[design/flow/constraint.sdc]
create_clock -name core_clock -period 6.67 [get_ports {aclk}]
set_input_delay 1.3340 -clock core_clock [delete_from_list [all_inputs] [get_ports {aclk}]]
set_output_delay 1.3340 -clock core_clock [all_outputs]
set_load 0.01 [all_outputs]
[design/flow/config.mk]
export PLATFORM = sky130hd
export DESIGN_NAME = complex_multiplier
export DESIGN_NICKNAME = complex_multiplier
export VERILOG_FILES = /design/flow/design.v
export SDC_FILE = /design/flow/constraint.sdc
export NUM_CORES = 4
export LEC_CHECK = 0
export ABC_AREA = 0
export CAP_MARGIN = 25
export CELL_PAD_IN_SITES_DETAIL_PLACEMENT = 2
export CELL_PAD_IN_SITES_GLOBAL_PLACEMENT = 1
export CORE_ASPECT_RATIO = 0.7
export CORE_MARGIN = 2
export CORE_UTILIZATION = 40
export CTS_CLUSTER_SIZE = 97
export GPL_ROUTABILITY_DRIVEN = 0
export MIN_ROUTING_LAYER = met2
export PLACE_DENSITY_LB_ADDON = 0.24
export SLEW_MARGIN = 20
[design/flow/run.sh]
#!/bin/bash
# the make line also repeats each setting of config.mk as NAME=value (left out here)
make -C /OpenROAD-flow-scripts/flow DESIGN_CONFIG=/design/flow/config.mk WORK_HOME=/design/flow/orfs CLKGATE_MAP_FILE= finish
[design/flow/design.v]
`timescale 1ns / 1ns
module complex_multiplier
    #(parameter integer     OPERAND_WIDTH_A = 16,  
      parameter integer     OPERAND_WIDTH_B = 16,  
      parameter integer     OPERAND_WIDTH_OUT = 32,   
      parameter integer     STAGES = 6,   
      parameter             BLOCKING = 0,
      parameter             ROUND_MODE = 0,
      parameter integer     GROWTH_BITS = 0,   
      parameter             BYTE_ALIGNED = 1,
      localparam            EFF_PORT_WIDTH_A = BYTE_ALIGNED ? ((OPERAND_WIDTH_A*2+15)/16)*16 : OPERAND_WIDTH_A * 2,
      localparam            EFF_PORT_WIDTH_B = BYTE_ALIGNED ? ((OPERAND_WIDTH_B*2+15)/16)*16 : OPERAND_WIDTH_B * 2,
      localparam            EFF_PORT_WIDTH_OUT = BYTE_ALIGNED ? ((OPERAND_WIDTH_OUT*2+15)/16)*16 : OPERAND_WIDTH_OUT * 2
    )
    (   
        input                                           aclk,
        input                                           aresetn,
		input                                           rounding_cy,
        input               [EFF_PORT_WIDTH_A - 1 : 0]    s_axis_a_tdata,
        output reg                                      s_axis_a_tready,
        input                                           s_axis_a_tvalid,
        input               [EFF_PORT_WIDTH_B - 1 : 0]    s_axis_b_tdata,
        output reg                                      s_axis_b_tready,
        input                                           s_axis_b_tvalid,
        output reg  		[EFF_PORT_WIDTH_OUT - 1 : 0]  m_axis_dout_tdata,
        output reg                                      m_axis_dout_tvalid,
        input                                           m_axis_dout_tready
        );
    localparam INPUT_WIDTH_A = OPERAND_WIDTH_A * 2;
    localparam INPUT_WIDTH_B = OPERAND_WIDTH_B * 2;
    localparam OUTPUT_WIDTH  = OPERAND_WIDTH_OUT * 2;
    localparam TRUNC_BITS = (INPUT_WIDTH_A + INPUT_WIDTH_B - OUTPUT_WIDTH)/2 + 1 + GROWTH_BITS;
    localparam OUTPUT_PADDING = EFF_PORT_WIDTH_OUT - OUTPUT_WIDTH;
    localparam CALCULATION_STAGES = 6;    
    reg        [STAGES : 0]                     tvalid;
    reg        [EFF_PORT_WIDTH_OUT-1:0]         tdata [STAGES-2:0];
    wire signed [OPERAND_WIDTH_A-1:0] a_r = s_axis_a_tdata[OPERAND_WIDTH_A - 1 : 0];
    wire signed [OPERAND_WIDTH_A-1:0] a_i = s_axis_a_tdata[EFF_PORT_WIDTH_A / 2 + OPERAND_WIDTH_A - 1 : EFF_PORT_WIDTH_A / 2];
    wire signed [OPERAND_WIDTH_B-1:0] b_r = s_axis_b_tdata[OPERAND_WIDTH_B - 1 : 0];
    wire signed [OPERAND_WIDTH_B-1:0] b_i = s_axis_b_tdata[EFF_PORT_WIDTH_B / 2 + OPERAND_WIDTH_B - 1 : EFF_PORT_WIDTH_B / 2];
    reg signed [OPERAND_WIDTH_A + OPERAND_WIDTH_B : 0] mult_r, mult_i, mult_0, common, common_r1, common_r2, p_r_int, p_i_int;
    reg signed [OPERAND_WIDTH_A - 1 : 0] a_r_d, a_i_d, a_r_dd, a_i_dd, a_r_ddd, a_i_ddd, a_r_dddd, a_i_dddd;
    reg signed [OPERAND_WIDTH_B - 1 : 0] b_r_d, b_i_d, b_r_dd, b_i_dd, b_r_ddd, b_i_ddd;
    reg                          a_valid_d, b_valid_d;
    reg signed [OPERAND_WIDTH_A : 0] a_dd_common;
    reg signed [OPERAND_WIDTH_B : 0] a_dd_r, a_dd_i;
    reg        [STAGES - 1 : 0]  rounding_cy_buf ;
    wire signed [OPERAND_WIDTH_OUT - 1 : 0] result_r;
    wire signed [OPERAND_WIDTH_OUT - 1 : 0] result_i;
    wire signed [OPERAND_WIDTH_A + OPERAND_WIDTH_B + 1 - 1 : 0] temp1, temp2;
    localparam rounding_cy_buf_index = CALCULATION_STAGES - 1;
    wire signed [OPERAND_WIDTH_A + OPERAND_WIDTH_B + 1 - 1 : 0] rounding_cy_extended = {{(OPERAND_WIDTH_A + OPERAND_WIDTH_B){1'b0}}, rounding_cy_buf[rounding_cy_buf_index]};
	if (ROUND_MODE == 0 || TRUNC_BITS == 0) begin
        assign temp1 = p_r_int >>> TRUNC_BITS;
        assign temp2 = p_i_int >>> TRUNC_BITS;
		assign result_r = temp1[OPERAND_WIDTH_OUT - 1 : 0];
		assign result_i = temp2[OPERAND_WIDTH_OUT - 1 : 0];    
	end
	else begin
        wire signed [OPERAND_WIDTH_A + OPERAND_WIDTH_B + 1 - 1 : 0] point5_correction = {{(OPERAND_WIDTH_A + OPERAND_WIDTH_B + 1 - TRUNC_BITS){1'b0}}, 1'b0, {(TRUNC_BITS-1){1'b1}}} + rounding_cy_extended;
        assign temp1 = (p_r_int + point5_correction) >>> TRUNC_BITS;
        assign temp2 = (p_i_int + point5_correction) >>> TRUNC_BITS;
		assign result_r = temp1[OPERAND_WIDTH_OUT-1:0];
		assign result_i = temp2[OPERAND_WIDTH_OUT-1:0];    
	end
    integer i;
    always @(posedge aclk) begin
        if (!aresetn) begin
            tvalid <= 0;
            a_valid_d <= 0;
            b_valid_d <= 0;
            m_axis_dout_tvalid <= 0;
        end
        else begin
            a_valid_d <= s_axis_a_tvalid;
            b_valid_d <= s_axis_b_tvalid;
            a_r_d <= a_r;
            a_i_d <= a_i;
            b_r_d <= b_r;
            b_i_d <= b_i;
            if (ROUND_MODE == 1)
                rounding_cy_buf[0] <= rounding_cy;
            else if (ROUND_MODE == 2)   
                rounding_cy_buf[0] <= ~rounding_cy_buf[0];
            if (BLOCKING == 1 && m_axis_dout_tready == 0 && m_axis_dout_tvalid == 1) begin 
                m_axis_dout_tvalid <= 0;
                m_axis_dout_tdata <= {(OUTPUT_WIDTH){1'b0}};
                s_axis_a_tready <= 0;
                s_axis_b_tready <= 0;
            end
            else begin
                s_axis_a_tready <= 1;
                s_axis_b_tready <= 1;
                a_dd_common <= a_r_d - a_i_d;
                a_r_dd <= a_r_d;
                a_i_dd <= a_i_d;
                b_r_dd <= b_r_d;
                b_i_dd <= b_i_d;
                a_r_ddd <= a_r_dd;
                a_i_ddd <= a_i_dd;
                b_r_ddd <= b_r_dd;
                b_i_ddd <= b_i_dd;
                mult_0 <= a_dd_common * b_i_dd;
                a_r_dddd <= a_r_ddd;
                a_i_dddd <= a_i_ddd;
                a_dd_r <= b_r_ddd - b_i_ddd;
                a_dd_i <= b_r_ddd + b_i_ddd;
                common <= mult_0;
                mult_r <= a_dd_r * a_r_dddd;
                mult_i <= a_dd_i * a_i_dddd;
                common_r1 <= common;
                common_r2 <= common;
                p_r_int <= mult_r + common_r1;
                p_i_int <= mult_i + common_r2;
                for (i = 1; i<STAGES; i = i + 1) begin
                    rounding_cy_buf[i] <= rounding_cy_buf[i-1];
                end
                tvalid[0] <= a_valid_d & b_valid_d;
                for (i = 1; i<(STAGES); i = i+1) begin
                    tvalid[i] <= tvalid[i-1];
                end
                m_axis_dout_tvalid <= tvalid[STAGES-2];
                if (STAGES > CALCULATION_STAGES) begin
                    tdata[0] <= {{(OUTPUT_PADDING/2){result_i[OPERAND_WIDTH_OUT - 1]}}, result_i,
                        {(OUTPUT_PADDING/2){result_r[OPERAND_WIDTH_OUT - 1]}}, result_r};
                    for (i = 1; i<(STAGES-CALCULATION_STAGES); i = i+1) begin
                        tdata[i] <= tdata[i-1];
                    end
                    m_axis_dout_tdata <= tdata[STAGES - CALCULATION_STAGES - 1];
                end
                else begin
                     m_axis_dout_tdata <= {{(OUTPUT_PADDING/2){result_i[OPERAND_WIDTH_OUT - 1]}}, result_i,
                         {(OUTPUT_PADDING/2){result_r[OPERAND_WIDTH_OUT - 1]}}, result_r};
                end
            end
        end
    end
endmodule
==> results of run 1 <==
cell type report:
type	instances	area (um^2)
Timing Repair Buffer	475	4490
Antenna cell	26	65.1
Clock inverter	44	415
Clock buffer	79	1790
Multi-Input combinational cell	3061	32400
Fill cell	13400	70600
Tap cell	1767	2210
Sequential cell	575	17200
Inverter	988	3710
layer usage:
layer,share of wire,GRT usage,vias up
met4,0.11,0.0914,142
met5,0.022,0.267,-
met3,0.39,0.526,2375
met1,0,-,17400
met2,0.47,0.486,16400
li1,-,-,15800
repair_timing:
action,CTS,global route
setup endpoints to repair,14,28
gates cloned,0,0
resized,12,129
pin swaps,1,51
setup buffers,38,85
per-stage QoR:
step	utilization	area (um^2)
after floorplan	-	53400
after global placement	0.440	58400
after detailed placement	0.440	58400
after CTS	0.459	61000
after global routing	0.468	62200
final	0.469	62300
==> run_results.csv, run 1 <==
group,metric,value,unit
synthesis,synth_cells,4754,
synthesis,compound_area_frac,0.0591,
synthesis,yosysSeqAreaShare,0.322,
clock_network,ctsHtreeMaxLevel,3,
global_route,antenna_found_initial,0,
critical_path,start_kind,"register",
synthesis,yosysMostFrequentCell,"inv_1",
detailed_routing,avgRoutedWirePerCell,28.9,um
critical_path,cp.required,7.15,ns
layout,nets,6434,
detailed_routing,drc,0,
final_timing,fin_ws,-0.389,ns
critical_path,cp_slowest_cell,"fa_1",
critical_path,critical_path_class,"register to register",
worst_hold_path,hold_end,"a_r_ddd[3]$_DFFE_PP_",
die,die_y,310,um
synthesis,edf_count,567,
clock_network,clkTransAtPathRegs,0.08,ns
detailed_routing,vias,52100,
layout,stdcell_count,7015,
die,floorplanUtilization,0.402,
critical_path,worstSetupEndpointType,"register",
synthesis,fa_ha_area_frac,0.397,
synthesis,synthTopCellsByArea,"edfxtp_1 (32%), fa_1 (31%), ha_1 (8.5%)",
critical_path,regToRegSetupSlack,-0.39,ns
synthesis,ff_type,"edfxtp_1",
synthesis,mux_area_frac,0.000750,
synthesis,yosys_warnings,1,
critical_path,cp.depth,20,
placement,place_inst,6744,
synthesis,avgSynthCellArea,11.2,um^2
final_timing,max_freq,142,MHz
die,rows,112,
synthesis,top_cell_area_share,0.319,
final_timing,maxSlewViolCount,0,
synthesis,synth_area,53400,um^2
die,chip_area,136000,um^2
final_timing,setup-tns-final,-2.86,ns
global_route,grt_pass1_wl,277000,um
run_status,violations,"negative setup slack",
critical_path,r2r-start,"a_dd_r[16]$_DFFE_PP_",
die,die_w,441,um
detailed_routing,first_iter_violations,10200,
synthesis,netlist_top_cells_count,"inv_1 (988), fa_1 (833), edfxtp_1 (567), nand2_1 (432), and2_1 (406)",
critical_path,cp_num_buf_inv,5,
worst_hold_path,holdPathStages,0,
final_timing,skew,0.0473,ns
clock_network,clk_latency,0.73,ns
final_timing,finalCriticalPeriod,7.06,ns
clock_network,cts_made_buffers,68,
detailed_routing,viasPerCell,7.43,
worst_hold_path,worst_hold_startpoint,"a_r_dd[3]$_DFFE_PP_",
clock_network,cts_tree,"done",
critical_path,startpoint,"a_dd_r[16]$_DFFE_PP_",
layout,syn2layout_area_growth,16.7,%
flow_run,openroad.warnings,54,
global_route,grt_start_max_net_pins,157,
global_route,grt_pass1_vias,62800,
global_route,track_usage,0.412,
clock_network,cts_sinks,575,
critical_path,arrival,7.54,ns
clock_network,root_buffer,"clkbuf_16",
critical_path,slowest_delay,0.68,ns
synthesis,synth.cellmix.xorXnorShare,0.0322,
critical_path,crit_chain,"buf_4 -> nand2_2 -> inv_1 -> fa_2 -> inv_1 -> fa_1 -> fa_1 -> fa_1 -> fa_2 -> fa_2 -> inv_1 -> ha_2 -> a21o_1 -> a211o_1 -> buf_6 -> o31ai_4 -> nor3_2 -> or3_4 -> a21oi_2 -> xnor2_1",
synthesis,simple_gate_area_frac,0.109,
synthesis,logic_family,"adder cells",
die,pin_count,137,
placement,io_buffers,132,
detailed_routing,firstDrtPassIters,13,
final_timing,tightest_slew,1.13,ns
final_timing,setup_viol,16,
worst_hold_path,min_path_type,"register to register",
synthesis,async_flop_share,0,
final_timing,fin_crit_sh,1.06,
detailed_routing,drtAntennaViolNets,0,
clock_network,ctsHoldBuffers,0,
synthesis,ys_seq_elements,575,
critical_path,crit_family,"adder cells",
synthesis,ys_chip_area,53400,um^2
synthesis,yosys_cells,4754,
global_route,gr-total-overflow,0,
die,coreArea,133000,um^2
final_timing,hold_violations,0,
placement,post-place-ws,-0.287,ns
final_timing,rsz0062_at_grt,"yes",
critical_path,worstRegToRegCells,20,
run_status,outcome,"finished with violations",
synthesis,yosysUniqueCellTypes,71,
critical_path,cp-endpoint,"mult_r[31]$_DFFE_PP_",
final_timing,hold_ws,0.405,ns
flow_run,drv_cap,0,
critical_path,r2r-end,"mult_r[31]$_DFFE_PP_",
synthesis,yosysTopAreaCell,"edfxtp_1",
placement,dp_hpwl,143000,um
final_timing,max-slew-margin-rel,0.242,
detailed_routing,totalWireLength,203000,um
critical_path,crit_fanout,6,
clock_network,cts_buffer_depth,3,
==> run 2, diff against run 1 <==
ABC_AREA = not set   (was 0)
CAP_MARGIN = 20   (was 25)
CELL_PAD_IN_SITES_DETAIL_PLACEMENT = not set   (was 2)
CELL_PAD_IN_SITES_GLOBAL_PLACEMENT = not set   (was 1)
CORE_ASPECT_RATIO = not set   (was 0.7)
CORE_UTILIZATION = 70   (was 40)
CTS_CLUSTER_SIZE = 35   (was 97)
GPL_ROUTABILITY_DRIVEN = not set   (was 0)
HOLD_SLACK_MARGIN = -0.08   (was not set)
MIN_ROUTING_LAYER = not set   (was met2)
PLACE_DENSITY_LB_ADDON = not set   (was 0.24)
clock period = 4.66 ns   (was 6.67 ns; I/O delays follow)
==> run 2 against run 1 <==
  * Sequential share of layout area fell by 1.3 points
  * Cell area is 5.0% higher
  * Wire length is 33% lower
  * Clock-buffer cell count fell by 10
  * Maximum frequency increased by 15%
  * Non-clock buffer count grew 316
  * Highest routed layer unchanged
  * Still fails the layout checks on negative setup slack
==> run_results.csv, run 2 <==
group,metric,value,unit
synthesis,yosys_warnings,1,
global_route,gr-total-overflow,0,
detailed_routing,totalWireLength,136000,um
die,coreArea,75700,um^2
synthesis,compound_area_frac,0.0591,
global_route,grt_start_max_net_pins,84,
flow_run,drv_cap,0,
detailed_routing,avgRoutedWirePerCell,20.8,um
synthesis,mux_area_frac,0.000750,
die,floorplanUtilization,0.705,
synthesis,fa_ha_area_frac,0.397,
worst_hold_path,min_path_type,"register to register",
die,die_y,280,um
final_timing,rsz0062_at_grt,"yes",
synthesis,edf_count,567,
layout,nets,6743,
die,pin_count,137,
worst_hold_path,hold_end,"m_axis_dout_tdata[3]$_DFFE_PP_",
placement,io_buffers,132,
synthesis,synthTopCellsByArea,"edfxtp_1 (32%), fa_1 (31%), ha_1 (8.5%)",
global_route,grt_pass1_vias,39900,
critical_path,start_kind,"register",
synthesis,top_cell_area_share,0.319,
final_timing,fin_ws,-1.48,ns
synthesis,avgSynthCellArea,11.2,um^2
synthesis,netlist_top_cells_count,"inv_1 (988), fa_1 (833), edfxtp_1 (567), nand2_1 (432), and2_1 (406)",
critical_path,worstSetupEndpointType,"register",
synthesis,logic_family,"adder cells",
layout,syn2layout_area_growth,22.6,%
critical_path,regToRegSetupSlack,-1.48,ns
placement,place.gp.congestion,0.949,
final_timing,tightest_slew,0.718,ns
critical_path,crit_chain,"buf_6 -> and2_4 -> fa_1 -> inv_1 -> fa_1 -> fa_1 -> inv_2 -> fa_1 -> fa_1 -> inv_1 -> fa_1 -> inv_2 -> ha_4 -> a21oi_2 -> o21ai_2 -> o2bb2ai_1 -> a21o_1 -> o31ai_4 -> nor3_2 -> or3_4 -> a21oi_4 -> xnor2_1",
synthesis,yosysTopAreaCell,"edfxtp_1",
synthesis,yosysSeqAreaShare,0.322,
clock_network,clkTransAtPathRegs,0.06,ns
synthesis,synth_area,53400,um^2
detailed_routing,first_iter_violations,2866,
critical_path,critical_path_class,"register to register",
placement,post_dp_cell_area,60600,um^2
layout,finalInstanceArea,65400,um^2
critical_path,cp.depth,22,
synthesis,synth.cellmix.xorXnorShare,0.0322,
run_status,outcome,"finished with violations",
detailed_routing,viasPerCell,5.68,
critical_path,r2r-start,"a_r_dddd[4]$_DFFE_PP_",
global_route,antenna_found_initial,4,
critical_path,arrival,6.53,ns
run_status,violations,"negative setup slack",
synthesis,synth_cells,4754,
synthesis,ff_type,"edfxtp_1",
critical_path,cp_slowest_cell,"fa_1",
worst_hold_path,worst_hold_startpoint,"p_r_int[4]$_DFFE_PP_",
worst_hold_path,holdPathStages,0,
synthesis,async_flop_share,0,
final_timing,fin_crit_sh,1.32,
clock_network,cts_tree,"done",
synthesis,yosysMostFrequentCell,"inv_1",
final_timing,max_freq,163,MHz
global_route,grt_pass1_wl,211000,um
clock_network,cts_buffer_depth,3,
die,die_w,280,um
final_timing,setup_viol,74,
final_timing,max-slew-margin-rel,0.515,
critical_path,slowest_delay,0.54,ns
critical_path,cp.required,5.04,ns
synthesis,yosysUniqueCellTypes,71,
clock_network,clk_latency,0.67,ns
global_route,track_usage,0.351,
critical_path,cp_num_buf_inv,5,
final_timing,maxSlewViolCount,0,
synthesis,yosys_cells,4754,
die,rows,101,
final_timing,hold_violations,0,
final_timing,finalCriticalPeriod,6.14,ns
placement,dp_hpwl,103000,um
critical_path,cp-endpoint,"mult_r[31]$_DFFE_PP_",
critical_path,crit_path_frequent_cell,"fa_1",
detailed_routing,drtAntennaViolNets,0,
detailed_routing,firstDrtPassIters,8,
critical_path,r2r-end,"mult_r[31]$_DFFE_PP_",
clock_network,ctsHtreeMaxLevel,2,
clock_network,root_buffer,"clkbuf_16",
critical_path,crit_fanout,6,
critical_path,startpoint,"a_r_dddd[4]$_DFFE_PP_",
detailed_routing,drc,0,
flow_run,openroad.warnings,49,
critical_path,crit_family,"adder cells",
synthesis,simple_gate_area_frac,0.109,
synthesis,ys_seq_elements,575,
critical_path,worstRegToRegCells,22,
detailed_routing,vias,37000,
final_timing,hold_ws,0.391,ns
clock_network,cts_made_buffers,61,
die,chip_area,78400,um^2
synthesis,ys_chip_area,53400,um^2
clock_network,cts_sinks,575,
final_timing,skew,0.0438,ns
[run 2: stage by stage]
| step | setup WS, ns | utilization | setup TNS (ns) | cells |
|---|---|---|---|---|
| final | -1.48 | 0.864 | -72.19 | 6511 |
| after global routing | -1.64 | 0.864 | -84.23 | 6509 |
| after CTS | -1.46 | 0.851 | -66.55 | 6464 |
| after detailed placement | -1.65 | 0.801 | -71.46 | 6275 |
| after global placement | -1.58 | 0.801 | -65.05 | 6275 |
| after floorplan | -1.19 | - | -39.84 | 4755 |
[run 2: layer usage]
metal	vias up	global-route usage	part of all wire	wire length, um
li1	16400	-	-	-
met1	18600	0.439	0.38	51400
met2	1587	0.591	0.49	66500
met3	427	0.0632	0.071	9690
met4	4	0.177	0.060	8070
met5	-	0	0.00024	33
[run 2: layout make-up]
type / instances / area (um^2)
Antenna cell: 2 / 5.00
Multi-Input combinational cell: 3061 / 34100
Fill cell: 3735 / 10300
Timing Repair Buffer: 791 / 7060
Tap cell: 978 / 1220
Clock buffer: 69 / 1560
Sequential cell: 575 / 17200
Inverter: 988 / 3710
Clock inverter: 47 / 562
[run 2: what timing repair did]
| item | in CTS | in global routing |
|---|---|---|
| pin swaps | 182 | 151 |
| gates cloned | 1 | 0 |
| setup buffers | 78 | 58 |
| setup endpoints to repair | 75 | 75 |
| resized | 272 | 176 |
| hold buffers | 0 | 0 |
==> run 3, diff against run 2 <==
CORE_UTILIZATION = 72   (was 70)
CTS_CLUSTER_DIAMETER = 340   (was not set)
CTS_CLUSTER_SIZE = 10   (was 35)
HOLD_SLACK_MARGIN = 0.29   (was -0.08)
PLACE_DENSITY = 0.42   (was not set)
clock period = 4.54 ns   (was 4.66 ns; I/O delays follow)
==> run 3 against run 2 <==
  * Still fails the layout checks on negative setup slack
  * Area after synthesis unchanged
  * Worst hold slack better by 0.011 ns
  * Clock-buffer cell count up 9
  * First-iteration DRC count up 34%
  * Sequential cell count unchanged
==> run_results.csv, run 3 <==
group,metric,value,unit
layout,stdcell_count,6463,
synthesis,edf_count,567,
clock_network,root_buffer,"clkbuf_16",
synthesis,async_flop_share,0,
worst_hold_path,min_path_type,"register to register",
detailed_routing,wl_met1,52100,um
synthesis,yosysUniqueCellTypes,71,
global_route,grt_start_max_net_pins,107,
die,chip_area,76300,um^2
synthesis,fa_ha_area_frac,0.397,
final_timing,setup-tns-final,-88.49,ns
synthesis,yosysSeqAreaShare,0.322,
die,coreArea,73200,um^2
layout,nets,6752,
flow_run,drv_cap,0,
critical_path,worstSetupEndpointType,"register",
global_route,gr-total-overflow,0,
placement,place_inst,6264,
die,rows,99,
layout,syn2layout_area_growth,22.8,%
final_timing,max-slew-margin-rel,0.346,
synthesis,synth_area,53400,um^2
flow_run,openroad.warnings,51,
synthesis,synthTopCellsByArea,"edfxtp_1 (32%), fa_1 (31%), ha_1 (8.5%)",
detailed_routing,vias,38500,
clock_network,ctsHtreeMaxLevel,3,
final_timing,hold_violations,0,
detailed_routing,dr.max_layer_used,"met5",
critical_path,cp-endpoint,"mult_0[32]$_DFFE_PP_",
final_timing,maxSlewViolCount,0,
placement,io_buffers,132,
critical_path,worstRegToRegCells,21,
detailed_routing,wl_met3,13200,um
critical_path,r2r-end,"mult_0[32]$_DFFE_PP_",
critical_path,startpoint,"a_dd_common[7]$_DFFE_PP_",
final_timing,hold_ws,0.402,ns
critical_path,cp_slowest_cell,"fa_1",
clock_network,cts_buffer_depth,3,
clock_network,cts_tree,"done",
global_route,track_usage,0.377,
detailed_routing,totalWireLength,149000,um
final_timing,fin_ws,-1.67,ns
worst_hold_path,hold_end,"m_axis_dout_tdata[55]$_DFFE_PP_",
final_timing,rsz0062_at_grt,"yes",
clock_network,clkTransAtPathRegs,0.06,ns
layout,num-fill-cells,2986,
critical_path,crit_chain,"buf_6 -> and2_4 -> fa_1 -> fa_1 -> fa_1 -> fa_1 -> fa_1 -> inv_2 -> fa_1 -> inv_2 -> ha_4 -> a21o_1 -> a21oi_4 -> buf_6 -> o221ai_4 -> a21oi_4 -> o31ai_4 -> o41ai_2 -> o21bai_1 -> a21oi_1 -> xnor2_1",
critical_path,slowest_delay,0.56,ns
synthesis,yosysTopAreaCell,"edfxtp_1",
critical_path,cp.required,4.92,ns
synthesis,synth.cellmix.xorXnorShare,0.0322,
detailed_routing,dr_wl_met2,72200,um
layout,logic_area,34300,um^2
placement,post_dp_cell_area,60800,um^2
synthesis,yosys_warnings,1,
synthesis,yosys_cells,4754,
die,die_y,276,um
final_timing,finalCriticalPeriod,6.21,ns
clock_network,cts_made_buffers,67,
final_timing,max_freq,161,MHz
synthesis,avgSynthCellArea,11.2,um^2
final_timing,setup_viol,77,
critical_path,crit_family,"adder cells",
synthesis,ys_chip_area,53400,um^2
critical_path,regToRegSetupSlack,-1.67,ns
detailed_routing,n_antenna_cell,0,
critical_path,critical_path_class,"register to register",
synthesis,ff_type,"edfxtp_1",
global_route,grt_pass1_wl,221000,um
final_timing,fin_crit_sh,1.37,
critical_path,cp.depth,21,
final_timing,skew,0.0551,ns
global_route,grt_pass1_vias,41400,
detailed_routing,firstDrtPassIters,6,
detailed_routing,drtAntennaViolNets,0,
synthesis,mux_area_frac,0.000750,
global_route,antenna_found_initial,4,
final_timing,tightest_slew,0.981,ns
placement,place.gp.congestion,0.961,
synthesis,compound_area_frac,0.0591,
synthesis,top_cell_area_share,0.319,
clock_network,clk_latency,0.66,ns
detailed_routing,drc,0,
run_status,violations,"negative setup slack",
layout,flop_area,17200,um^2
synthesis,yosysMostFrequentCell,"inv_1",
die,floorplanUtilization,0.729,
detailed_routing,viasPerCell,5.96,
synthesis,ys_seq_elements,575,
worst_hold_path,holdPathStages,0,
detailed_routing,avgRoutedWirePerCell,23.0,um
detailed_routing,first_iter_violations,3834,
layout,finalInstanceArea,65500,um^2
clock_network,ctsHoldBuffers,0,
critical_path,crit_fanout,6,
worst_hold_path,worst_hold_startpoint,"p_i_int[24]$_DFFE_PP_",
critical_path,r2r-start,"a_dd_common[7]$_DFFE_PP_",
die,pin_count,137,
placement,dp_hpwl,104000,um
run_status,outcome,"finished with violations",
synthesis,logic_family,"adder cells",
clock_network,cts_sinks,575,
critical_path,crit_path_frequent_cell,"fa_1",
synthesis,netlist_top_cells_count,"inv_1 (988), fa_1 (833), edfxtp_1 (567), nand2_1 (432), and2_1 (406)",
synthesis,synth_cells,4754,
die,die_w,276,um
critical_path,arrival,6.58,ns
critical_path,cp_num_buf_inv,4,
critical_path,start_kind,"register",
synthesis,simple_gate_area_frac,0.109,
run 3: repair_timing:
item / CTS / global route
gates cloned: 2 / 1
resized: 218 / 269
pin swaps: 129 / 179
buffers inserted: 55 / 72
endpoints found under the setup margin: 76 / 77
run 3: layout make-up:
| cell class | count | share of cell area |
|---|---|---|
| multi-input combinational | 3061 | 0.523 |
| tap | 959 | 0.0183 |
| clock buffer | 78 | 0.0262 |
| clock inverter | 8 | 0.00317 |
| sequential | 575 | 0.262 |
| timing repair buffer | 794 | 0.110 |
| inverter | 988 | 0.0567 |
run 3: metal layers:
metal / vias to the layer above / global-route usage
met5: - / 0
met3: 717 / 0.0753
met1: 19100 / 0.462
met2: 2287 / 0.634
met4: 4 / 0.207
li1: 16400 / -
run 3: through the flow:
| stage | worst slack, ns | util |
|---|---|---|
| after global routing | -1.78 | 0.895 |
| after CTS | -1.49 | 0.874 |
| after floorplan | -1.31 | - |
| final | -1.67 | 0.895 |
| after detailed placement | -1.60 | 0.830 |
| after global placement | -1.45 | 0.830 |
==> run 4, diff against run 3 <==
CTS_CLUSTER_DIAMETER = 361   (was 340)
CTS_CLUSTER_SIZE = not set   (was 10)
HOLD_SLACK_MARGIN = not set   (was 0.29)
PLACE_DENSITY = 0.39   (was 0.42)
clock period = 6.89 ns   (was 4.54 ns; I/O delays follow)
==> run 4 against run 3 <==
  * The run now finishes clean
  * Setup slack better by 1.9 ns
  * Worst hold slack worse by 0.041 ns
  * Clock-buffer cell count down 18
  * Utilization fell by 9.9 points
  * Clock skew grew 0.023 ns
  * Sequential share of layout area up 3.3 points
  * Non-clock buffer count is 557 lower
  * Critical endpoint is now mult_i[17]$_DFFE_PP_
==> run_results.csv, run 4 <==
group,metric,value,unit
synthesis,ff_type,"edfxtp_1",
die,rows,99,
detailed_routing,firstDrtPassIters,6,
final_timing,setup_viol,0,
die,die_w,276,um
layout,logic_area,32000,um^2
synthesis,yosysUniqueCellTypes,71,
synthesis,yosys_cells,4754,
critical_path,cp.required,7.23,ns
critical_path,startpoint,"a_dd_i[0]$_DFFE_PP_",
critical_path,cp_num_buf_inv,4,
global_route,gr-total-overflow,0,
placement,io_buffers,132,
clock_network,cts_tree,"done",
global_route,grt_pass1_wl,185000,um
detailed_routing,wl_met1,45800,um
detailed_routing,vias,33500,
final_timing,skew,0.0779,ns
final_timing,hold_violations,0,
die,coreArea,73200,um^2
layout,flop_area,17200,um^2
global_route,antenna_found_initial,7,
final_timing,maxSlewViolCount,0,
clock_network,root_buffer,"clkbuf_16",
synthesis,yosysMostFrequentCell,"inv_1",
final_timing,fin_ws,0.262,ns
final_timing,tightest_slew,0.865,ns
clock_network,ctsHtreeMaxLevel,2,
detailed_routing,first_iter_violations,2565,
synthesis,fa_ha_area_frac,0.397,
layout,num-fill-cells,4581,
synthesis,yosysTopAreaCell,"edfxtp_1",
critical_path,r2r-end,"mult_i[17]$_DFFE_PP_",
critical_path,crit_chain,"buf_4 -> nand2_1 -> fa_1 -> inv_1 -> fa_1 -> ha_1 -> fa_1 -> inv_1 -> fa_1 -> fa_1 -> inv_1 -> ha_1 -> or3_1 -> a211oi_1 -> nor2_1 -> o21a_1 -> o21a_1 -> o31ai_1 -> mux2i_1 -> o211ai_1",
detailed_routing,wl_met3,7820,um
final_timing,finalCriticalPeriod,6.63,ns
global_route,track_usage,0.310,
final_timing,max_freq,151,MHz
layout,nets,6185,
detailed_routing,dr_wl_met2,54500,um
critical_path,regToRegSetupSlack,0.26,ns
critical_path,critical_path_class,"register to register",
worst_hold_path,worst_hold_startpoint,"a_i_ddd[14]$_DFFE_PP_",
critical_path,r2r-start,"a_dd_i[0]$_DFFE_PP_",
worst_hold_path,min_path_type,"register to register",
synthesis,edf_count,567,
critical_path,cp_slowest_cell,"edfxtp_1",
synthesis,ys_seq_elements,575,
detailed_routing,dr.max_layer_used,"met5",
critical_path,crit_fanout,10,
synthesis,yosysSeqAreaShare,0.322,
synthesis,netlist_top_cells_count,"inv_1 (988), fa_1 (833), edfxtp_1 (567), nand2_1 (432), and2_1 (406)",
final_timing,hold_ws,0.361,ns
final_timing,max-slew-margin-rel,0.409,
critical_path,worstRegToRegCells,20,
die,die_y,276,um
synthesis,synth.cellmix.xorXnorShare,0.0322,
synthesis,mux_area_frac,0.000750,
clock_network,cts_buffer_depth,3,
clock_network,cts_sinks,575,
clock_network,clkTransAtPathRegs,0.06,ns
die,pin_count,137,
synthesis,compound_area_frac,0.0591,
critical_path,arrival,6.97,ns
detailed_routing,avgRoutedWirePerCell,19.0,um
flow_run,openroad.warnings,55,
synthesis,synth_cells,4754,
synthesis,async_flop_share,0,
clock_network,cts_made_buffers,57,
die,chip_area,76300,um^2
synthesis,yosys_warnings,1,
synthesis,ys_chip_area,53400,um^2
flow_run,drv_cap,0,
clock_network,clk_latency,0.67,ns
detailed_routing,drtAntennaViolNets,0,
layout,fin_util,0.796,
worst_hold_path,hold_end,"a_i_dddd[14]$_DFFE_PP_",
global_route,grt_pass1_vias,35700,
placement,post-place-ws,0.207,ns
final_timing,fin_crit_sh,0.962,
synthesis,synthTopCellsByArea,"edfxtp_1 (32%), fa_1 (31%), ha_1 (8.5%)",
synthesis,top_cell_area_share,0.319,
critical_path,crit_family,"adder cells",
detailed_routing,totalWireLength,112000,um
run_status,outcome,"timing/DRC/antenna clean",
critical_path,start_kind,"register",
final_timing,setup-tns-final,0,ns
critical_path,crit_path_frequent_cell,"fa_1",
placement,dp_hpwl,91000,um
worst_hold_path,holdPathStages,0,
synthesis,simple_gate_area_frac,0.109,
critical_path,cp.depth,20,
detailed_routing,viasPerCell,5.65,
synthesis,synth_area,53400,um^2
global_route,grt_start_max_net_pins,139,
synthesis,logic_family,"adder cells",
critical_path,worstSetupEndpointType,"register",
placement,place.gp.congestion,0.927,
final_timing,rsz0062_at_grt,"no",
layout,syn2layout_area_growth,9.20,%
die,floorplanUtilization,0.729,
synthesis,avgSynthCellArea,11.2,um^2
critical_path,cp-endpoint,"mult_i[17]$_DFFE_PP_",
critical_path,slowest_delay,0.91,ns
detailed_routing,drc,0,
-- run 4: layout make-up --
cell class,instances,share of cell area
inverter,988,0.0637
sequential,575,0.295
multi-input combinational,3061,0.549
clock inverter,47,0.00829
tap,959,0.0206
antenna,1,0.0000429
clock buffer,60,0.0247
timing repair buffer,237,0.0389
-- run 4: what timing repair did --
item	in CTS	in global routing
buffers inserted	0	27
hold buffers	0	0
endpoints found under the setup margin	0	8
resized	0	3
-- run 4: metal layers --
| metal | GRT usage | vias up |
|---|---|---|
| met3 | 0.0610 | 236 |
| met2 | 0.517 | 1099 |
| met1 | 0.410 | 16800 |
| li1 | - | 15300 |
| met5 | 0 | - |
| met4 | 0.113 | 8 |
-- run 4: through the flow --
stage	cells	cell area, um^2
after global routing	5927	58300
after global placement	5793	56000
after floorplan	4755	53400
after CTS	5900	57900
after detailed placement	5793	56000
final	5928	58300
==> run 5, diff against run 4 <==
ABC_AREA = 1   (was not set)
CAP_MARGIN = 40   (was 20)
CTS_CLUSTER_DIAMETER = 373   (was 361)
CTS_CLUSTER_SIZE = 15   (was not set)
HOLD_SLACK_MARGIN = 0.13   (was not set)
PLACE_DENSITY = not set   (was 0.39)
PLACE_DENSITY_LB_ADDON = 0.01   (was not set)
SETUP_SLACK_MARGIN = -0.33   (was not set)
clock period = 5.33 ns   (was 6.89 ns; I/O delays follow)
==> run 5 against run 4 <==
  * Now fails the layout checks on negative setup slack
  * Global-route usage increased by 4.6 points
  * Synthesized cell count increased by 40%
  * Critical path depth decreased by 2
  * Clock skew decreased by 0.042 ns
  * Cell area increased by 15%
  * Final cell count increased by 37%
  * First-iteration DRC count increased by 49%
  * Wire length increased by 29%
  * Clock-buffer cell count decreased by 8
  * Non-clock buffer count increased by 337
  * Via count increased by 33%
  * Critical path type unchanged
  * Critical endpoint is now mult_r[29]$_DFFE_PP_
  * Highest routed layer is now met4
==> run_results.csv, run 5 <==
group,metric,value,unit
run_status,outcome,"finished with violations",
run_status,violations,"negative setup slack",
placement,post-place-ws,-0.442,ns
critical_path,worstRegToRegCells,18,
synthesis,edf_count,567,
critical_path,cp_num_buf_inv,4,
clock_network,cts_sinks,575,
synthesis,mux_area_frac,0,
detailed_routing,n_antenna_cell,0,
worst_hold_path,min_path_type,"register to register",
die,die_y,289,um
final_timing,fin_ws,-0.235,ns
synthesis,ys_chip_area,58500,um^2
global_route,grt_start_max_net_pins,112,
critical_path,arrival,5.93,ns
layout,num-fill-cells,4878,
clock_network,clkTransAtPathRegs,0.08,ns
die,floorplanUtilization,0.727,
final_timing,max-slew-margin-rel,0.421,
layout,logic_area,34900,um^2
critical_path,worstSetupEndpointType,"register",
placement,place.gp.congestion,0.971,
detailed_routing,viasPerCell,5.46,
detailed_routing,totalWireLength,146000,um
clock_network,cts_made_buffers,44,
global_route,gr-total-overflow,0,
synthesis,top_cell_area_share,0.291,
critical_path,critical_path_class,"register to register",
critical_path,crit_family,"adder cells",
critical_path,r2r-start,"a_dd_r[16]$_DFFE_PP_",
final_timing,setup_viol,59,
detailed_routing,drtAntennaViolNets,0,
detailed_routing,avgRoutedWirePerCell,17.9,um
critical_path,startpoint,"a_dd_r[16]$_DFFE_PP_",
synthesis,logic_family,"adder cells",
critical_path,regToRegSetupSlack,-0.23,ns
critical_path,cp_slowest_cell,"fa_1",
clock_network,cts_buffer_depth,3,
die,die_w,289,um
layout,flop_area,17200,um^2
final_timing,hold_violations,0,
synthesis,compound_area_frac,0.0269,
final_timing,tightest_slew,0.868,ns
global_route,antenna_found_initial,1,
final_timing,hold_ws,0.394,ns
global_route,track_usage,0.356,
synthesis,yosysMostFrequentCell,"nand2_1",
synthesis,ys_seq_elements,575,
clock_network,cts_tree,"done",
clock_network,ctsHoldBuffers,0,
die,rows,104,
critical_path,crit_path_frequent_cell,"fa_1",
critical_path,start_kind,"register",
worst_hold_path,hold_end,"a_i_ddd[3]$_DFFE_PP_",
layout,syn2layout_area_growth,14.0,%
worst_hold_path,holdPathStages,0,
clock_network,root_buffer,"clkbuf_16",
die,chip_area,83600,um^2
flow_run,drv_cap,0,
worst_hold_path,worst_hold_startpoint,"a_i_dd[3]$_DFFE_PP_",
layout,stdcell_count,8146,
synthesis,ff_type,"edfxtp_1",
critical_path,cp.depth,18,
final_timing,fin_crit_sh,1.04,
final_timing,max_freq,180,MHz
final_timing,skew,0.0360,ns
synthesis,yosys_cells,6646,
synthesis,yosysSeqAreaShare,0.294,
critical_path,cp-endpoint,"mult_r[29]$_DFFE_PP_",
critical_path,crit_fanout,9,
synthesis,async_flop_share,0,
synthesis,synth_area,58500,um^2
critical_path,crit_chain,"buf_6 -> nand2_1 -> inv_1 -> fa_1 -> inv_1 -> fa_1 -> fa_1 -> fa_1 -> fa_1 -> fa_1 -> inv_1 -> ha_1 -> a21oi_1 -> o21ai_0 -> a21oi_1 -> nand3_1 -> nand2_1 -> nand2_1",
placement,io_buffers,132,
detailed_routing,first_iter_violations,3815,
critical_path,r2r-end,"mult_r[29]$_DFFE_PP_",
synthesis,yosysUniqueCellTypes,40,
synthesis,fa_ha_area_frac,0.362,
flow_run,openroad.warnings,47,
detailed_routing,vias,44500,
die,pin_count,137,
placement,place_inst,8068,
synthesis,synth.cellmix.xorXnorShare,0.0189,
synthesis,avgSynthCellArea,8.81,um^2
final_timing,maxSlewViolCount,0,
global_route,grt_pass1_wl,231000,um
synthesis,synthTopCellsByArea,"edfxtp_1 (29%), fa_1 (28%), nand2_1 (12%)",
clock_network,clk_latency,0.62,ns
global_route,grt_pass1_vias,46700,
critical_path,cp.required,5.69,ns
synthesis,yosys_warnings,1,
detailed_routing,drc,0,
clock_network,ctsHtreeMaxLevel,2,
placement,dp_hpwl,118000,um
final_timing,finalCriticalPeriod,5.56,ns
synthesis,netlist_top_cells_count,"nand2_1 (1851), inv_1 (1771), fa_1 (833), edfxtp_1 (567), ha_1 (362)",
critical_path,slowest_delay,0.63,ns
detailed_routing,firstDrtPassIters,8,
layout,nets,8341,
synthesis,simple_gate_area_frac,0.169,
synthesis,yosysTopAreaCell,"edfxtp_1",
final_timing,rsz0062_at_grt,"yes",
synthesis,synth_cells,6646,
die,coreArea,80500,um^2
[run 5: layout make-up]
class                           instances  share of cell area
Multi-Input combinational cell       4071               0.523
Sequential cell                       575               0.258
Inverter                             1810               0.102
Timing Repair Buffer                  574              0.0802
Tap cell                             1060              0.0199
Clock buffer                           52              0.0170
Clock inverter                          4            0.000844
[run 5: per-layer routing]
layer | vias to the layer above | GRT usage | routed length, um
met2 | 1972 | 0.631 | 73700
met1 | 21500 | 0.435 | 52800
met3 | 588 | 0.0450 | 10100
met4 | 0 | 0.173 | 8900
met5 | - | 0 | 0
li1 | 20500 | - | -
[run 5: stage by stage]
stage | area, um^2 | util | TNS, ns
floorplan | 58500 | - | -4.62
global placement | 64300 | 0.798 | -9.77
detailed placement | 64300 | 0.798 | -15.45
CTS | 65500 | 0.813 | -13.71
global route | 66700 | 0.828 | -20.22
finish | 66700 | 0.828 | -8.52
[run 5: timing repair]
action | CTS | global route
setup endpoints to repair | 18 | 55
buffers inserted | 5 | 22
pin swaps | 1 | 45
gates resized | 5 | 232
cloned | 0 | 0
==> run 6, diff against run 5 <==
ABC_AREA = not set   (was 1)
CAP_MARGIN = 15   (was 40)
CTS_CLUSTER_DIAMETER = not set   (was 373)
CTS_CLUSTER_SIZE = not set   (was 15)
HOLD_SLACK_MARGIN = -0.09   (was 0.13)
PLACE_DENSITY_LB_ADDON = not set   (was 0.01)
SETUP_SLACK_MARGIN = 0.14   (was -0.33)
clock period = 5.9 ns   (was 5.33 ns; I/O delays follow)
==> run 6 against run 5 <==
  * The layout still fails its checks (negative setup slack)
  * Maximum frequency down 13%
  * Via count decreased by 16%
  * Wire length fell by 4.3%
  * Largest cell class unchanged
==> run_results.csv, run 6 <==
group,metric,value,unit
synthesis,edf_count,567,
critical_path,cp.required,6.25,ns
critical_path,critical_path_class,"register to register",
detailed_routing,avgRoutedWirePerCell,21.9,um
synthesis,yosys_warnings,1,
clock_network,cts_tree,"done",
placement,io_buffers,132,
synthesis,yosysSeqAreaShare,0.322,
final_timing,max-slew-margin-rel,0.299,
synthesis,ys_chip_area,53400,um^2
worst_hold_path,holdPathStages,0,
detailed_routing,firstDrtPassIters,6,
synthesis,yosys_cells,4754,
synthesis,async_flop_share,0,
die,pin_count,137,
critical_path,cp-endpoint,"mult_0[31]$_DFFE_PP_",
global_route,track_usage,0.352,
clock_network,cts_sinks,575,
flow_run,drv_cap,0,
critical_path,crit_fanout,8,
critical_path,slowest_delay,0.55,ns
worst_hold_path,min_path_type,"register to register",
synthesis,synth.cellmix.xorXnorShare,0.0322,
die,die_w,276,um
synthesis,synth_cells,4754,
run_status,outcome,"finished with violations",
synthesis,yosysUniqueCellTypes,71,
critical_path,cp.depth,22,
clock_network,cts_buffer_depth,3,
critical_path,r2r-end,"mult_0[31]$_DFFE_PP_",
critical_path,crit_family,"adder cells",
synthesis,yosysTopAreaCell,"edfxtp_1",
detailed_routing,drc,0,
synthesis,ys_seq_elements,575,
final_timing,tightest_slew,1.05,ns
die,coreArea,73200,um^2
layout,nets,6616,
synthesis,simple_gate_area_frac,0.109,
detailed_routing,vias,37300,
global_route,gr-total-overflow,0,
placement,dp_hpwl,97700,um
critical_path,start_kind,"register",
detailed_routing,totalWireLength,139000,um
die,floorplanUtilization,0.729,
critical_path,worstRegToRegCells,22,
final_timing,finalCriticalPeriod,6.37,ns
global_route,grt_pass1_wl,208000,um
clock_network,root_buffer,"clkbuf_16",
die,die_y,276,um
die,rows,99,
synthesis,mux_area_frac,0.000750,
run_status,violations,"negative setup slack",
worst_hold_path,hold_end,"common[1]$_DFFE_PP_",
die,chip_area,76300,um^2
layout,finalInstanceArea,64100,um^2
critical_path,worstSetupEndpointType,"register",
detailed_routing,first_iter_violations,3638,
final_timing,setup_viol,35,
synthesis,netlist_top_cells_count,"inv_1 (988), fa_1 (833), edfxtp_1 (567), nand2_1 (432), and2_1 (406)",
final_timing,hold_ws,0.407,ns
clock_network,ctsHtreeMaxLevel,2,
final_timing,hold_violations,0,
critical_path,startpoint,"b_i_dd[4]$_DFFE_PP_",
layout,syn2layout_area_growth,20.1,%
clock_network,clkTransAtPathRegs,0.07,ns
synthesis,fa_ha_area_frac,0.397,
critical_path,arrival,6.71,ns
synthesis,ff_type,"edfxtp_1",
worst_hold_path,worst_hold_startpoint,"mult_0[1]$_DFFE_PP_",
critical_path,cp_num_buf_inv,5,
global_route,grt_pass1_vias,39400,
critical_path,cp_slowest_cell,"fa_1",
clock_network,cts_made_buffers,59,
final_timing,fin_crit_sh,1.08,
global_route,antenna_found_initial,2,
final_timing,skew,0.0617,ns
final_timing,max_freq,157,MHz
critical_path,regToRegSetupSlack,-0.47,ns
placement,place.gp.congestion,0.925,
final_timing,fin_ws,-0.465,ns
final_timing,rsz0062_at_grt,"yes",
synthesis,top_cell_area_share,0.319,
critical_path,r2r-start,"b_i_dd[4]$_DFFE_PP_",
placement,post_dp_cell_area,59200,um^2
synthesis,synth_area,53400,um^2
clock_network,ctsHoldBuffers,0,
final_timing,maxSlewViolCount,0,
critical_path,crit_chain,"buf_12 -> and2_1 -> fa_1 -> inv_1 -> fa_1 -> fa_1 -> inv_1 -> fa_1 -> fa_1 -> inv_1 -> fa_1 -> inv_1 -> ha_1 -> a21o_1 -> a21o_1 -> a21oi_2 -> o21ai_1 -> o21ba_4 -> o21ai_4 -> o31ai_4 -> mux2i_1 -> nand3_2",
synthesis,logic_family,"adder cells",
synthesis,compound_area_frac,0.0591,
flow_run,openroad.warnings,58,
clock_network,clk_latency,0.69,ns
synthesis,yosysMostFrequentCell,"inv_1",
synthesis,synthTopCellsByArea,"edfxtp_1 (32%), fa_1 (31%), ha_1 (8.5%)",
synthesis,avgSynthCellArea,11.2,um^2
global_route,grt_start_max_net_pins,131,
detailed_routing,viasPerCell,5.87,
critical_path,crit_path_frequent_cell,"fa_1",
final_timing,setup-tns-final,-6.72,ns
detailed_routing,drtAntennaViolNets,0,
## run 6: metrics by stage
| step | std cells | setup WS, ns | utilization |
|---|---|---|---|
| 6_report | 6362 | -0.465 | 0.875 |
| 3_3_place_gp | 6123 | -0.239 | 0.808 |
| 2_1_floorplan | 4755 | 0.0455 | - |
| 4_1_cts | 6306 | -0.190 | 0.858 |
| 5_1_grt | 6361 | -0.557 | 0.875 |
| 3_5_place_dp | 6123 | -0.349 | 0.808 |
## run 6: what timing repair did
action / in CTS / in global routing
endpoints found under the setup margin: 45 / 51
cloned: 1 / 5
pin swaps: 154 / 147
gates resized: 222 / 238
buffers inserted: 72 / 50
## run 6: final cells by class
class                      instances  area (um^2)
multi-input combinational       3061        33600
sequential                       575        17200
fill                            3328         9110
timing repair buffer             666         6190
inverter                         988         3710
clock buffer                      64         1500
tap                              959         1200
clock inverter                    48          663
antenna                            1         2.50
## run 6: per-layer routing
metal	global-route usage	wire length, um	vias up
met5	0	31	-
met4	0.148	7830	4
met3	0.0569	11600	494
met2	0.610	69900	1951
met1	0.444	50000	18700
li1	-	-	16200
==> run 7, diff against run 6 <==
CAP_MARGIN = 20   (was 15)
CORE_UTILIZATION = 64   (was 72)
CTS_CLUSTER_DIAMETER = 330   (was not set)
HOLD_SLACK_MARGIN = not set   (was -0.09)
SETUP_SLACK_MARGIN = not set   (was 0.14)
clock period = 2.22 ns   (was 5.9 ns; I/O delays follow)
==> run 7 against run 6 <==
  * Highest routed layer unchanged
  * Still fails the layout checks on negative setup slack
  * First-iteration DRC count fell by 39%
  * Synthesized cell count did not move
==> run_results.csv, run 7 <==
group,metric,value,unit
flow_run,drv_cap,0,
clock_network,root_buffer,"clkbuf_16",
critical_path,worstSetupEndpointType,"register",
layout,nets,7058,
clock_network,cts_made_buffers,61,
layout,stdcell_count,6916,
layout,fin_util,0.844,
placement,io_buffers,132,
global_route,gr-total-overflow,0,
die,coreArea,82400,um^2
global_route,grt_use_met2,0.567,
synthesis,synth_cells,4754,
layout,num-fill-cells,4400,
die,floorplanUtilization,0.648,
final_timing,maxSlewViolCount,0,
detailed_routing,firstDrtPassIters,6,
synthesis,simple_gate_area_frac,0.109,
critical_path,cp_num_buf_inv,5,
final_timing,hold_violations,0,
critical_path,slowest_delay,0.56,ns
synthesis,ys_chip_area,53400,um^2
placement,place_inst,6681,
clock_network,clk_latency,0.67,ns
global_route,grt_pass1_vias,41100,
clock_network,ctsHoldBuffers,0,
global_route,track_usage,0.331,
critical_path,critical_path_class,"register to register",
synthesis,synthTopCellsByArea,"edfxtp_1 (32%), fa_1 (31%), ha_1 (8.5%)",
critical_path,regToRegSetupSlack,-3.92,ns
clock_network,cts_sinks,575,
global_route,grt-busiest-layer,"met2",
global_route,grt_pass1_wl,218000,um
critical_path,crit_chain,"buf_4 -> and2_4 -> fa_1 -> inv_1 -> fa_2 -> fa_1 -> inv_1 -> fa_1 -> fa_1 -> inv_1 -> fa_1 -> inv_2 -> ha_4 -> a21o_1 -> a21o_1 -> a211o_1 -> o31a_1 -> o31ai_4 -> nor3_1 -> or3_4 -> a31oi_4 -> xnor2_2",
critical_path,startpoint,"a_r_dddd[4]$_DFFE_PP_",
global_route,grt_use_met1,0.411,
synthesis,yosysUniqueCellTypes,71,
synthesis,yosysMostFrequentCell,"inv_1",
global_route,use_met3,0.0569,
placement,place.gp.congestion,0.937,
clock_network,clkTransAtPathRegs,0.06,ns
die,chip_area,85700,um^2
final_timing,rsz0062_at_grt,"yes",
worst_hold_path,worst_hold_startpoint,"aresetn",
detailed_routing,viasPerCell,5.43,
final_timing,finalCriticalPeriod,6.14,ns
critical_path,arrival,6.53,ns
synthesis,yosysTopAreaCell,"edfxtp_1",
critical_path,cp.depth,22,
synthesis,compound_area_frac,0.0591,
critical_path,r2r-start,"a_r_dddd[4]$_DFFE_PP_",
placement,dp_hpwl,108000,um
final_timing,skew,0.0328,ns
worst_hold_path,min_path_type,"input port to register",
detailed_routing,vias,37600,
worst_hold_path,holdPathStages,1,
synthesis,ff_type,"edfxtp_1",
critical_path,crit_path_frequent_cell,"fa_1",
critical_path,cp.required,2.61,ns
synthesis,edf_count,567,
die,die_w,293,um
critical_path,cp-endpoint,"mult_r[29]$_DFFE_PP_",
detailed_routing,drc,0,
final_timing,max_freq,163,MHz
synthesis,netlist_top_cells_count,"inv_1 (988), fa_1 (833), edfxtp_1 (567), nand2_1 (432), and2_1 (406)",
clock_network,cts_buffer_depth,3,
synthesis,top_cell_area_share,0.319,
detailed_routing,drtAntennaViolNets,0,
synthesis,mux_area_frac,0.000750,
detailed_routing,totalWireLength,139000,um
global_route,grt_start_max_net_pins,71,
critical_path,worstRegToRegCells,22,
layout,syn2layout_area_growth,30.3,%
detailed_routing,avgRoutedWirePerCell,20.1,um
synthesis,avgSynthCellArea,11.2,um^2
global_route,antenna_found_initial,9,
critical_path,cp_slowest_cell,"fa_1",
synthesis,yosys_warnings,1,
run_status,violations,"negative setup slack",
final_timing,setup_viol,167,
worst_hold_path,hold_end,"common[32]$_DFFE_PP_",
die,rows,105,
synthesis,logic_family,"adder cells",
detailed_routing,first_iter_violations,2218,
critical_path,crit_fanout,5,
synthesis,synth.cellmix.xorXnorShare,0.0322,
synthesis,async_flop_share,0,
flow_run,openroad.warnings,49,
critical_path,r2r-end,"mult_r[29]$_DFFE_PP_",
synthesis,yosys_cells,4754,
synthesis,ys_seq_elements,575,
final_timing,fin_ws,-3.92,ns
critical_path,start_kind,"register",
run_status,outcome,"finished with violations",
synthesis,yosysSeqAreaShare,0.322,
clock_network,cts_tree,"done",
final_timing,fin_crit_sh,2.77,
synthesis,fa_ha_area_frac,0.397,
synthesis,synth_area,53400,um^2
critical_path,crit_family,"adder cells",
die,pin_count,137,
die,die_y,293,um
clock_network,ctsHtreeMaxLevel,2,
-- run 7: area by class of cell --
type	instances	area [um^2]	area share
multi-input cells	3061	35500	0.510
flip-flops and latches	575	17200	0.247
repair buffers	1106	9690	0.139
inverters	988	3710	0.0534
clock buffers	64	1540	0.0221
well taps	1070	1340	0.0193
clock inverters	51	606	0.00871
diodes	1	2.50	0.0000360
-- run 7: routing by layer --
layer  wire [um]  part of all wire  up-vias
li1            -                 -    17100
met1       54100              0.39    18800
met2       68600              0.49     1270
met3        8380             0.060      363
met4        7580             0.055       10
met5          72           0.00052        -
-- run 7: metrics by stage --
step | instance area, um^2 | TNS (ns) | worst slack, ns | hold WS (ns)
after floorplan | 55600 | -235.00 | -3.63 | 0.400
after global placement | 64000 | -296.74 | -3.80 | 0.401
after detailed placement | 64000 | -304.18 | -3.88 | 0.405
after CTS | 68700 | -296.39 | -3.89 | 0.188
after global routing | 69500 | -323.55 | -4.11 | 0.203
final | 69500 | -301.47 | -3.92 | 0.218
-- run 7: timing repair --
item                                    4_1_cts  5_1_grt
endpoints found under the setup margin      170      174
buffers inserted                            108       33
pin swaps                                   228      129
resized                                     399      130
cloned                                        2        0
==> run 8, diff against run 7 <==
CORE_UTILIZATION = 72   (was 64)
CTS_CLUSTER_DIAMETER = not set   (was 330)
CTS_CLUSTER_SIZE = 90   (was not set)
HOLD_SLACK_MARGIN = 0.08   (was not set)
PLACE_DENSITY_LB_ADDON = 0.21   (was not set)
SETUP_SLACK_MARGIN = 1.56   (was not set)
clock period = 5.88 ns   (was 2.22 ns; I/O delays follow)
==> run 8 against run 7 <==
  * The layout still fails its checks (negative setup slack)
  * Critical endpoint is now mult_i[31]$_DFFE_PP_
  * Clock-buffer cell count up 2
  * Highest routed layer unchanged
  * Critical path type unchanged
  * Synthesized cell count unchanged
  * Utilization up 3.8 points
  * Wire length up 15%
  * Global-route usage up 5.9 points
  * Worst hold slack better by 0.20 ns
  * Setup slack better by 3.3 ns
==> run_results.csv, run 8 <==
group,metric,value,unit
global_route,grt_pass1_vias,41700,
synthesis,yosys_warnings,1,
final_timing,skew,0.0427,ns
synthesis,edf_count,567,
final_timing,maxSlewViolCount,0,
clock_network,root_buffer,"clkbuf_16",
final_timing,hold_ws,0.416,ns
clock_network,ctsHtreeMaxLevel,2,
synthesis,yosysTopAreaCell,"edfxtp_1",
synthesis,synthTopCellsByArea,"edfxtp_1 (32%), fa_1 (31%), ha_1 (8.5%)",
flow_run,drv_cap,0,
clock_network,clkTransAtPathRegs,0.08,ns
final_timing,max-slew-margin-rel,0.369,
synthesis,ff_type,"edfxtp_1",
synthesis,compound_area_frac,0.0591,
layout,num-fill-cells,2996,
final_timing,fin_crit_sh,1.11,
clock_network,ctsHoldBuffers,0,
die,coreArea,73200,um^2
clock_network,cts_buffer_depth,3,
detailed_routing,drc,0,
placement,dp_hpwl,100000,um
placement,io_buffers,132,
critical_path,cp.depth,22,
critical_path,arrival,6.93,ns
worst_hold_path,holdPathStages,0,
final_timing,fin_ws,-0.635,ns
detailed_routing,drtAntennaViolNets,0,
global_route,track_usage,0.390,
die,die_w,276,um
critical_path,crit_chain,"buf_4 -> buf_4 -> nand2_1 -> fa_1 -> inv_1 -> fa_2 -> buf_4 -> fa_1 -> fa_1 -> fa_1 -> inv_1 -> fa_1 -> inv_1 -> ha_1 -> and3_4 -> nand4_1 -> nor3_2 -> o31ai_2 -> a31oi_1 -> a21o_1 -> a21oi_2 -> xnor2_1",
global_route,grt_start_max_net_pins,160,
final_timing,rsz0062_at_grt,"yes",
detailed_routing,viasPerCell,6.25,
critical_path,regToRegSetupSlack,-0.64,ns
worst_hold_path,hold_end,"a_r_ddd[9]$_DFFE_PP_",
layout,flop_area,17200,um^2
critical_path,cp.required,6.29,ns
run_status,violations,"negative setup slack",
worst_hold_path,min_path_type,"register to register",
global_route,gr-total-overflow,0,
placement,place_inst,6065,
clock_network,cts_made_buffers,59,
synthesis,synth_area,53400,um^2
detailed_routing,vias,39600,
critical_path,critical_path_class,"register to register",
die,floorplanUtilization,0.729,
synthesis,synth_cells,4754,
detailed_routing,first_iter_violations,4437,
die,pin_count,137,
layout,syn2layout_area_growth,21.1,%
clock_network,cts_sinks,575,
critical_path,cp_slowest_cell,"fa_2",
critical_path,start_kind,"register",
synthesis,avgSynthCellArea,11.2,um^2
detailed_routing,totalWireLength,160000,um
detailed_routing,avgRoutedWirePerCell,25.2,um
clock_network,clk_latency,0.69,ns
clock_network,cts_tree,"done",
flow_run,openroad.warnings,56,
synthesis,logic_family,"adder cells",
synthesis,top_cell_area_share,0.319,
critical_path,r2r-start,"a_dd_i[16]$_DFFE_PP_",
run_status,outcome,"finished with violations",
final_timing,tightest_slew,0.922,ns
layout,logic_area,34300,um^2
synthesis,netlist_top_cells_count,"inv_1 (988), fa_1 (833), edfxtp_1 (567), nand2_1 (432), and2_1 (406)",
die,rows,99,
synthesis,ys_chip_area,53400,um^2
final_timing,setup_viol,45,
critical_path,crit_family,"adder cells",
critical_path,crit_path_frequent_cell,"fa_1",
critical_path,cp_num_buf_inv,6,
detailed_routing,firstDrtPassIters,6,
global_route,antenna_found_initial,12,
final_timing,hold_violations,0,
synthesis,yosysUniqueCellTypes,71,
synthesis,yosysMostFrequentCell,"inv_1",
critical_path,r2r-end,"mult_i[31]$_DFFE_PP_",
synthesis,synth.cellmix.xorXnorShare,0.0322,
final_timing,max_freq,153,MHz
critical_path,slowest_delay,0.64,ns
critical_path,cp-endpoint,"mult_i[31]$_DFFE_PP_",
critical_path,crit_fanout,10,
synthesis,simple_gate_area_frac,0.109,
synthesis,yosysSeqAreaShare,0.322,
synthesis,ys_seq_elements,575,
die,die_y,276,um
synthesis,yosys_cells,4754,
worst_hold_path,worst_hold_startpoint,"a_r_dd[9]$_DFFE_PP_",
critical_path,worstRegToRegCells,22,
critical_path,startpoint,"a_dd_i[16]$_DFFE_PP_",
critical_path,worstSetupEndpointType,"register",
final_timing,finalCriticalPeriod,6.52,ns
synthesis,fa_ha_area_frac,0.397,
synthesis,mux_area_frac,0.000750,
die,chip_area,76300,um^2
placement,place.gp.congestion,0.942,
synthesis,async_flop_share,0,
layout,nets,6586,
layout,stdcell_count,6336,
global_route,grt_pass1_wl,227000,um
==> run 8: timing repair <==
| item | in CTS | in global routing |
|---|---|---|
| pin swaps | 175 | 161 |
| endpoints found under the setup margin | 76 | 79 |
| setup buffers | 115 | 36 |
| gates cloned | 3 | 0 |
| resized | 314 | 223 |
==> run 8: cell type report <==
type | instances | area share
clock inverter | 46 | 0.0109
tap | 959 | 0.0186
timing repair buffer | 636 | 0.0922
inverter | 988 | 0.0575
sequential | 575 | 0.266
multi-input combinational | 3061 | 0.531
clock buffer | 66 | 0.0233
antenna | 5 | 0.000194
==> run 8: per-stage QoR <==
stage               TNS, ns  utilization  setup slack, ns  cell area (um^2)
global placement     -0.751        0.808           -0.176             59100
floorplan                 0            -           0.0259             54800
global route         -15.38        0.882           -0.793             64600
detailed placement    -2.16        0.808           -0.250             59100
finish                -9.97        0.882           -0.635             64600
CTS                   -1.18        0.867           -0.183             63500
==> run 8: routing by layer <==
layer	vias up	GRT usage	part of all wire
met1	19200	0.459	0.32
met5	-	0	0.00056
met4	14	0.245	0.098
met3	1128	0.0940	0.11
met2	3092	0.649	0.47
li1	16100	-	-
